==> inputs of v37 <==
Design parameterized_signed_alu, start of the top module:
module parameterized_signed_alu #(parameter in_data_width=16,out_data_width=16,arith_out_data_width=32)(
input signed [in_data_width-1:0]A,B,
input clk,rst,
input [3:0]alu_fn,
output shift_flag,arith_flag,logic_flag,cmp_flag,carry_out,
output [out_data_width-1:0]shift_out,logic_out,cmp_out,
output signed[arith_out_data_width-1:0] arith_out
);
make LEC_CHECK=0 ABC_AREA=0 CAP_MARGIN=35 CELL_PAD_IN_SITES_DETAIL_PLACEMENT=0 CORE_MARGIN=2 CORE_UTILIZATION=23 CTS_CLUSTER_DIAMETER=164 CTS_CLUSTER_SIZE=98 MAX_ROUTING_LAYER=met4 SLEW_MARGIN=5 TNS_END_PERCENT=20 finish   # period 86.1 ns
run.sh (not shown) runs the stock make flow with config.mk's settings and CLKGATE_MAP_FILE=.
==> v4 (differences from v37) <==
CORE_UTILIZATION = 71   (was 23)
CTS_CLUSTER_SIZE = not set   (was 98)
HOLD_SLACK_MARGIN = -0.1   (was not set)
SETUP_SLACK_MARGIN = 4.51   (was not set)
SLEW_MARGIN = 20   (was 5)
TNS_END_PERCENT = not set   (was 20)
==> flow/constraint.sdc (replaced) <==
create_clock -name core_clock -period 81.4 [get_ports {clk}]
set_input_delay 16.2800 -clock core_clock [delete_from_list [all_inputs] [get_ports {clk}]]
set_output_delay 16.2800 -clock core_clock [all_outputs]
set_load 0.01 [all_outputs]
==> v2 (differences from v37) <==
ABC_AREA = 1   (was 0)
CAP_MARGIN = 20   (was 35)
CELL_PAD_IN_SITES_DETAIL_PLACEMENT = not set   (was 0)
CORE_UTILIZATION = 72   (was 23)
CTS_CLUSTER_DIAMETER = 225   (was 164)
CTS_CLUSTER_SIZE = 100   (was 98)
MAX_ROUTING_LAYER = not set   (was met4)
SLEW_MARGIN = 20   (was 5)
TNS_END_PERCENT = not set   (was 20)
==> flow/constraint.sdc (replaced) <==
create_clock -name core_clock -period 88.1 [get_ports {clk}]
set_input_delay 17.6200 -clock core_clock [delete_from_list [all_inputs] [get_ports {clk}]]
set_output_delay 17.6200 -clock core_clock [all_outputs]
set_load 0.01 [all_outputs]
==> v30 (differences from v37) <==
ABC_AREA = not set   (was 0)
CAP_MARGIN = 20   (was 35)
CELL_PAD_IN_SITES_DETAIL_PLACEMENT = not set   (was 0)
CELL_PAD_IN_SITES_GLOBAL_PLACEMENT = 3   (was not set)
CORE_UTILIZATION = 40   (was 23)
CTS_CLUSTER_DIAMETER = not set   (was 164)
CTS_CLUSTER_SIZE = not set   (was 98)
GPL_ROUTABILITY_DRIVEN = 0   (was not set)
MAX_ROUTING_LAYER = not set   (was met4)
SLEW_MARGIN = 20   (was 5)
TNS_END_PERCENT = not set   (was 20)
==> flow/constraint.sdc (replaced) <==
create_clock -name core_clock -period 85.0 [get_ports {clk}]
set_input_delay 17.0000 -clock core_clock [delete_from_list [all_inputs] [get_ports {clk}]]
set_output_delay 17.0000 -clock core_clock [all_outputs]
set_load 0.01 [all_outputs]
==> qor summary <==
quantity	v30	v2	v37	v4
Clock-pin transition on the worst setup and hold timing paths	0.09 ns	0.09 ns	0.07 ns	-
Endpoint of the most critical setup path	dut0.arith_out[23]	dut0.arith_out[30]	dut0.arith_out[13]	-
Met2 Wirelength	86800 um	69900 um	88700 um	-
Worst path bufs/invs	41	90	38	-
Floorplan utilization	40.4%	72.9%	23.1%	71.8%
Placed cell area	51200 sq um	45800 sq um	50300 sq um	48500 sq um
XOR/XNOR Fraction of Synth Area	8.66%	7.74%	8.66%	8.66%
Final worst slack	2.95 ns	-1.54 ns	2.79 ns	-
Aoi share	25.0%	16.4%	25.0%	25.0%
Layout Utilization	49.9%	88.3%	28.1%	-
Chip area in the Yosys report	43400 sq um	43000 sq um	43400 sq um	43400 sq um
Number of maximum-capacitance constraint violations	0	0	0	-
Length of routed wiring on met1	82400 um	55100 um	82600 um	-
Routed wl met3	9090 um	23500 um	11700 um	-
CP required	85.22 ns	88.30 ns	86.38 ns	-
Place WS	-4.26 ns	-3.12 ns	-4.19 ns	-3.00 ns
Post-placement cell count	7981	7580	8775	6945
Drt drc	0	0	0	-
Top layer reached by signal wires	met4	met5	met4	-
Antenna diodes	0	2	8	-
Result of the run	finished clean	finished with violations	finished clean	stopped before the end
Last stage reached	-	-	-	5_1_grt
Reasons for failing layout checks	-	negative setup slack	-	-
TritonCTS clock tree	done	done	done	-
Seq share, synth	4.04%	4.07%	4.04%	4.04%
Die Width	333 um	248 um	438 um	251 um
Number of vias in the routed layout	46874	49967	46558	-

---

==> ember: inputs <==
parameterized_signed_alu again, from the RTL that the note above started with.
clock: 57.6 ns
lec_check: 0
abc_area: 1
cap_margin: 20
core_margin: 2
core_utilization: 72
cts_cluster_diameter: 139
cts_cluster_size: 100
place_density: 0.43
slew_margin: 20
==> inputs of maple, as changes to ember <==
ABC_AREA = default   (was 1)
CELL_PAD_IN_SITES_GLOBAL_PLACEMENT = 3   (was default)
CORE_UTILIZATION = 40   (was 72)
CTS_CLUSTER_DIAMETER = default   (was 139)
CTS_CLUSTER_SIZE = 49   (was 100)
GPL_ROUTABILITY_DRIVEN = 0   (was default)
HOLD_SLACK_MARGIN = 0.05   (was default)
PLACE_DENSITY = default   (was 0.43)
==> flow/constraint.sdc (replaced) <==
create_clock -name core_clock -period 85.0 [get_ports {clk}]
set_input_delay 17.0000 -clock core_clock [delete_from_list [all_inputs] [get_ports {clk}]]
set_output_delay 17.0000 -clock core_clock [all_outputs]
set_load 0.01 [all_outputs]
==> inputs of tundra, as changes to ember <==
ABC_AREA = default   (was 1)
CORE_UTILIZATION = 23   (was 72)
CTS_CLUSTER_DIAMETER = default   (was 139)
CTS_CLUSTER_SIZE = default   (was 100)
PLACE_DENSITY = default   (was 0.43)
==> flow/constraint.sdc (replaced) <==
create_clock -name core_clock -period 99.8 [get_ports {clk}]
set_input_delay 19.9600 -clock core_clock [delete_from_list [all_inputs] [get_ports {clk}]]
set_output_delay 19.9600 -clock core_clock [all_outputs]
set_load 0.01 [all_outputs]
==> summary of the runs <==
- ember stopped in 4_1_cts with DPL-0038. maple went through all stages and came out clean. tundra ran to the end with no violations.
- Global-route usage: maple is higher than tundra (14 points).
- Hold slack: maple is lower than tundra (2.7 ns).
- In tundra the synthesized cell count is lower than in ember, by 9.9%.
- Between tundra and maple, the lower worst setup slack is in maple (gap 1.4 ns).
- In maple the die size is lower than in tundra, by 42%.
- Against tundra, the area after synthesis of ember is smaller by 0.82%.
==> figures <==
| quantity | maple | tundra | ember |
|---|---|---|---|
| Status | no timing/DRC/antenna violations | no timing/DRC/antenna violations | aborted with a tool error |
| Last stage reached | - | - | 4_1_cts |
| Layout overhead on the synthesized area | 23.6% | 14.4% | - |
| Share of the final layout cell area in multi-input gates | 76.8% | 80.5% | - |
| Buffers plus inverters on the worst setup path | 41 | 28 | - |
| Netlist area before placement | 43400 um2 | 43400 um2 | 43000 um2 |
| Source of the critical timing path | B[2] | B[1] | - |
| Crit-path slowest cell | sky130_fd_sc_hd__or4_1 | sky130_fd_sc_hd__a221oi_1 | - |
| Number of H-tree branching levels | 3 | 3 | - |
| # Cells Yosys | 5857 | 5857 | 6501 |
| WL met1 | 82.4 mm | 76.1 mm | - |
| Clock-pin slew reported for the worst setup and hold paths after clock tree synthesis | 0.09 ns | 0.09 ns | - |
| Combinational gate area | 41200 um2 | 39900 um2 | - |
| Post CTS Setup Buffer Count | 16 | 0 | - |
